==> run a: inputs <==
==> flow/design.v <==
module float_adder(
    input   clk,
    input   rst,
    input   [31:0]  x,
    input   [31:0]  y,
    output  reg [31:0]  z,
    output  reg [1:0]   overflow  
);
    reg [24:0] m_x, m_y, m_z;
    reg [27:0] m_x_ext, m_y_ext, m_z_ext;
    reg [7:0] e_x, e_y, e_z;
    reg [2:0] s_x, s_y, s_z;
    reg [2:0] state_now;
    parameter S_start = 3'b000;
    parameter S_align = 3'b001;
    parameter S_add = 3'b010;
    parameter S_normal = 3'b011;
    parameter S_overflow = 3'b100;
    parameter S_zerocheck = 3'b101;
    parameter S_IDLE = 3'b110;
    wire [5:0] shift_bit;
    FHB32 fhb32_x(
        .x({4'b0, m_z_ext}),
        .high_bit(shift_bit)
    );
    always @(posedge clk or negedge rst) begin
        if (!rst) begin
            state_now <= S_start;
        end
        else begin
            case(state_now)
                S_start: begin
                    if ((x[30:23] == 8'd255 && x[22:0] != 0) || (y[30:23] == 8'd255 && y[22:0] != 0))
                        state_now <= S_overflow;
                    else if ((x[30:23] == 8'd255 && x[22:0] == 0) || (y[30:23] == 8'd255 && y[22:0] == 0))
                        state_now <= S_overflow;
                    else
                        state_now <= S_zerocheck;
                end
                S_zerocheck: begin
                    if ((m_x[22:0] == 0 && e_x == 8'b0) || (m_y[22:0] == 0 && e_y == 8'b0))
                        state_now <= S_overflow;
                    else
                        state_now <= S_align;
                end
                S_align: state_now <= S_add;
                S_add: begin
                    if (s_x != s_y && m_x_ext == m_y_ext)
                        state_now <= S_overflow;
                    else
                        state_now <= S_normal;
                end
                S_normal: state_now <= S_overflow;
                default: state_now <= S_IDLE;
            endcase
        end
    end
    always @(posedge clk) begin
        case(state_now)
            S_start: begin
                e_x <= x[30:23];
                e_y <= y[30:23];
                m_x <= {2'b01, x[22:0]};  
                m_y <= {2'b01, y[22:0]};
                s_x <= {2'b0, x[31]};
                s_y <= {2'b0, y[31]};
                if ((x[30:23] == 8'd255 && x[22:0] != 0) || (y[30:23] == 8'd255 && y[22:0] != 0)) begin
                    overflow <= 2'b11;
                    s_z <= 3'd1;
                    e_z <= 8'd255;
                    m_z <= 25'h7fffff;
                end
                else if ((x[30:23] == 8'd255 && x[22:0] == 0) || (y[30:23] == 8'd255 && y[22:0] == 0)) begin
                    overflow <= 2'b11;
                    s_z <= {2'b0, x[31]};
                    e_z <= 8'd255;
                    if ((x[30:23] == 8'd255 && x[22:0] == 0) && (y[30:23] == 8'd255 && y[22:0] == 0) && x[31] != y[31]) begin
                        m_z <= 25'h7fffff;
                    end else begin
                        m_z <= 25'b0;
                    end
                end
                else begin
                    overflow <= 2'b00;
                end
            end
            S_zerocheck: begin
                if (m_x[22:0] == 0 && e_x == 8'b0) begin
                    s_z <= s_y;
                    e_z <= e_y;
                    m_z <= m_y;
                end
                else if (m_y[22:0] == 0 && e_y == 8'b0) begin
                    s_z <= s_x;
                    e_z <= e_x;
                    m_z <= m_x;
                end
            end
            S_align: begin
                if (e_x == e_y) begin
                    e_z <= e_x;
                    m_x_ext <= {m_x[23:0], 3'b0};
                    m_y_ext <= {m_y[23:0], 3'b0};
                end else if (e_x < e_y) begin
                    e_z <= e_y;
                    m_x_ext <= {m_x >> (e_y - e_x), 3'b0};
                    m_y_ext <= {m_y[23:0], 3'b0};
                end else begin
                    e_z <= e_x;
                    m_x_ext <= {m_x[23:0], 3'b0};
                    m_y_ext <= {m_y >> (e_x - e_y), 3'b0};
                end
            end
            S_add: begin
                if (s_x == s_y) begin
                    m_z_ext <= m_x_ext + m_y_ext;
                    s_z <= s_x;
                end else begin
                    if (m_x_ext < m_y_ext) begin
                        m_z_ext <= m_y_ext - m_x_ext;
                        s_z <= s_y;
                    end else if (m_x_ext > m_y_ext) begin
                        m_z_ext <= m_x_ext - m_y_ext;
                        s_z <= s_x;
                    end else begin
                        m_z <= 25'd0;
                        e_z <= 8'd0;
                        s_z <= 3'd0;
                    end
                end
            end
            S_normal: begin
                if (m_z_ext[27] == 1'b1) begin
                    if (e_z == 8'd254) begin
                        s_z <= s_x;
                        e_z <= 8'd255;
                        m_z <= 0;
                        overflow <= 2'b01;
                    end else begin
                        m_z <= {1'b0, m_z_ext[26:4]};
                        e_z <= e_z + 8'b1;
                    end
                end else begin
                    if (m_z_ext[26] == 1'b0 && e_z >= 1) begin
                        m_z <= (m_z_ext << (6'd26 - shift_bit)) >> 3;
                        e_z <= e_z + shift_bit - 6'd26;
                    end
                    else begin
                        m_z <= m_z_ext[27:3];
                    end
                end
            end
            S_overflow: begin
                z <= {s_z[0], e_z[7:0], m_z[22:0]};
            end
            default: ;
        endcase
    end
endmodule
module FHB32(
    input [31:0] x,
    output reg [5:0] high_bit
);
    integer i;
    always @(*) begin
        high_bit = 0;
        for (i = 0; i < 32; i = i + 1)
            if (x[i] == 1'b1) high_bit = i[5:0];
    end
endmodule
==> flow/run.sh <==
#!/bin/bash
# the make line also repeats each setting of config.mk as NAME=value (left out here)
make -C /OpenROAD-flow-scripts/flow DESIGN_CONFIG=/design/flow/config.mk WORK_HOME=/design/flow/orfs CLKGATE_MAP_FILE= finish
==> flow/config.mk <==
export PLATFORM = sky130hd
export DESIGN_NAME = float_adder
export DESIGN_NICKNAME = float_adder
export VERILOG_FILES = /design/flow/design.v
export SDC_FILE = /design/flow/constraint.sdc
export NUM_CORES = 4
export LEC_CHECK = 0
export CAP_MARGIN = 35
export CELL_PAD_IN_SITES_DETAIL_PLACEMENT = 2
export CELL_PAD_IN_SITES_GLOBAL_PLACEMENT = 3
export CORE_ASPECT_RATIO = 0.56
export CORE_MARGIN = 2
export CORE_UTILIZATION = 33
export CTS_CLUSTER_DIAMETER = 119
export CTS_CLUSTER_SIZE = 79
export GPL_ROUTABILITY_DRIVEN = 0
export GPL_TIMING_DRIVEN = 0
export HOLD_SLACK_MARGIN = -0.05
export MIN_ROUTING_LAYER = met2
export PLACE_DENSITY_LB_ADDON = 0.24
export SLEW_MARGIN = 20
export TNS_END_PERCENT = 80
==> flow/constraint.sdc <==
create_clock -name core_clock -period 3.18 [get_ports {clk}]
set_input_delay 0.6360 -clock core_clock [delete_from_list [all_inputs] [get_ports {clk}]]
set_output_delay 0.6360 -clock core_clock [all_outputs]
set_load 0.01 [all_outputs]
==> run b (differences from run a) <==
ABC_AREA = 1   (was unset)
CAP_MARGIN = 20   (was 35)
CELL_PAD_IN_SITES_DETAIL_PLACEMENT = unset   (was 2)
CELL_PAD_IN_SITES_GLOBAL_PLACEMENT = unset   (was 3)
CORE_ASPECT_RATIO = unset   (was 0.56)
CORE_UTILIZATION = 68   (was 33)
CTS_CLUSTER_DIAMETER = unset   (was 119)
CTS_CLUSTER_SIZE = 17   (was 79)
GPL_ROUTABILITY_DRIVEN = unset   (was 0)
GPL_TIMING_DRIVEN = unset   (was 0)
HOLD_SLACK_MARGIN = unset   (was -0.05)
MIN_ROUTING_LAYER = unset   (was met2)
PLACE_DENSITY_LB_ADDON = unset   (was 0.24)
TNS_END_PERCENT = unset   (was 80)
==> flow/constraint.sdc (replaced) <==
create_clock -name core_clock -period 3.2 [get_ports {clk}]
set_input_delay 0.6400 -clock core_clock [delete_from_list [all_inputs] [get_ports {clk}]]
set_output_delay 0.6400 -clock core_clock [all_outputs]
set_load 0.01 [all_outputs]
==> run c (differences from run a) <==
CAP_MARGIN = 0   (was 35)
CELL_PAD_IN_SITES_DETAIL_PLACEMENT = unset   (was 2)
CELL_PAD_IN_SITES_GLOBAL_PLACEMENT = 0   (was 3)
CORE_ASPECT_RATIO = unset   (was 0.56)
CORE_UTILIZATION = 70   (was 33)
CTS_CLUSTER_DIAMETER = unset   (was 119)
CTS_CLUSTER_SIZE = 22   (was 79)
GPL_ROUTABILITY_DRIVEN = unset   (was 0)
GPL_TIMING_DRIVEN = 1   (was 0)
HOLD_SLACK_MARGIN = unset   (was -0.05)
MAX_ROUTING_LAYER = met5   (was unset)
MIN_ROUTING_LAYER = met1   (was met2)
PLACE_DENSITY_LB_ADDON = unset   (was 0.24)
SETUP_SLACK_MARGIN = 0.34   (was unset)
TNS_END_PERCENT = 25   (was 80)
==> flow/constraint.sdc (replaced) <==
create_clock -name core_clock -period 2.46 [get_ports {clk}]
set_input_delay 0.4920 -clock core_clock [delete_from_list [all_inputs] [get_ports {clk}]]
set_output_delay 0.4920 -clock core_clock [all_outputs]
set_load 0.01 [all_outputs]
==> run d (differences from run a) <==
CAP_MARGIN = 20   (was 35)
CELL_PAD_IN_SITES_DETAIL_PLACEMENT = unset   (was 2)
CELL_PAD_IN_SITES_GLOBAL_PLACEMENT = unset   (was 3)
CORE_ASPECT_RATIO = unset   (was 0.56)
CORE_UTILIZATION = 70   (was 33)
CTS_CLUSTER_DIAMETER = 42   (was 119)
CTS_CLUSTER_SIZE = 34   (was 79)
GPL_ROUTABILITY_DRIVEN = unset   (was 0)
GPL_TIMING_DRIVEN = unset   (was 0)
HOLD_SLACK_MARGIN = -0.09   (was -0.05)
MIN_ROUTING_LAYER = unset   (was met2)
PLACE_DENSITY = 0.64   (was unset)
PLACE_DENSITY_LB_ADDON = unset   (was 0.24)
TNS_END_PERCENT = unset   (was 80)
==> flow/constraint.sdc (replaced) <==
create_clock -name core_clock -period 3.43 [get_ports {clk}]
set_input_delay 0.6860 -clock core_clock [delete_from_list [all_inputs] [get_ports {clk}]]
set_output_delay 0.6860 -clock core_clock [all_outputs]
set_load 0.01 [all_outputs]
==> deck_impl_summary.md <==
Run Summary

Status
  – Outcome: aborted with a tool error
  – Last flow stage reached: clock tree synthesis
  – First error in the log: [ERROR DPL-0038] Utilization greater than 100%, impossible to legalize

Synthesis
  – Cells after synthesis: 1,904
  – Top post-synthesis cells by count: 203 x edfxtp_1, 179 x nor2_1, 173 x a21oi_1
  – Yosys top cell by instances: edfxtp_1

Placement
  – Instance count after placement with tap cells included: 2,798
  – HPWL after detailed placement: 58,800 um

Floorplan
  – Horiz. Die Dim: 161 um
# the run above: run c

==> deck_impl_summary.md <==
Flow Results at a Glance

Status
  – Outcome: complete, but fails checks
  – Checks that blocked a clean result: negative setup slack

Synthesis
  – Top flip-flop cell by instance count after synthesis: edfxtp_1
  – Top post-synthesis cells by count: 203 x edfxtp_1, 179 x nor2_1, 173 x a21oi_1
  – Cells after synthesis: 1,904

Placement
  – Instance count after placement with tap cells included: 2,372
  – HPWL after detailed placement: 43,700 um

STA
  – # setup viols final: 26
  – Worst path setup slack after routing: -0.387 ns

Power and ir drop
  – Static Leakage: 8.51 nW

Floorplan
  – Horiz. Die Dim: 161 um
# the run above: run d

==> deck_impl_summary.md <==
Run Summary

Status
  – Outcome: aborted with a tool error
  – Last flow stage reached: global routing
  – First error in the log: [ERROR DPL-0038] Utilization greater than 100%, impossible to legalize

Floorplan
  – Die height: 160 um
  – Horiz. Die Dim: 160 um

Synthesis
  – Distinct lib cells used: 66
  – Yosys top cell by instances: nand2_1
  – Yosys warning tally: 2
  – Top post-synthesis cells by count: 425 x nand2_1, 241 x inv_1, 214 x nand3_1
  – Cells after synthesis: 2,144

CTS
  – Post-CTS Hold Buffers: 0

Placement
  – HPWL after detailed placement: 45,800 um
  – Port-buffer cells: 99
  – Instance count after placement with tap cells included: 2,730
# the run above: run b

==> deck_impl_summary.md <==
Run Summary

Placement
  – HPWL after detailed placement: 68,600 um
  – Instance count after placement with tap cells included: 2,710

Floorplan
  – Row Count: 62
  – Horiz. Die Dim: 310 um

Synthesis
  – Top post-synthesis cells by count: 203 x edfxtp_1, 179 x nor2_1, 173 x a21oi_1
  – Cells after synthesis: 1,904
  – Yosys-reported design area after synthesis: 17,300 um2
  – Yosys adder share: 0.0845
  – Yosys top cell by instances: edfxtp_1

Status
  – First error in the log: [ERROR GRT-0116] Global routing finished with congestion. Check the congestion regions in the DRC Viewer.
  – Last flow stage reached: global routing
  – Outcome: aborted with a tool error
# the run above: run a

Power and IR drop assume default switching activity.
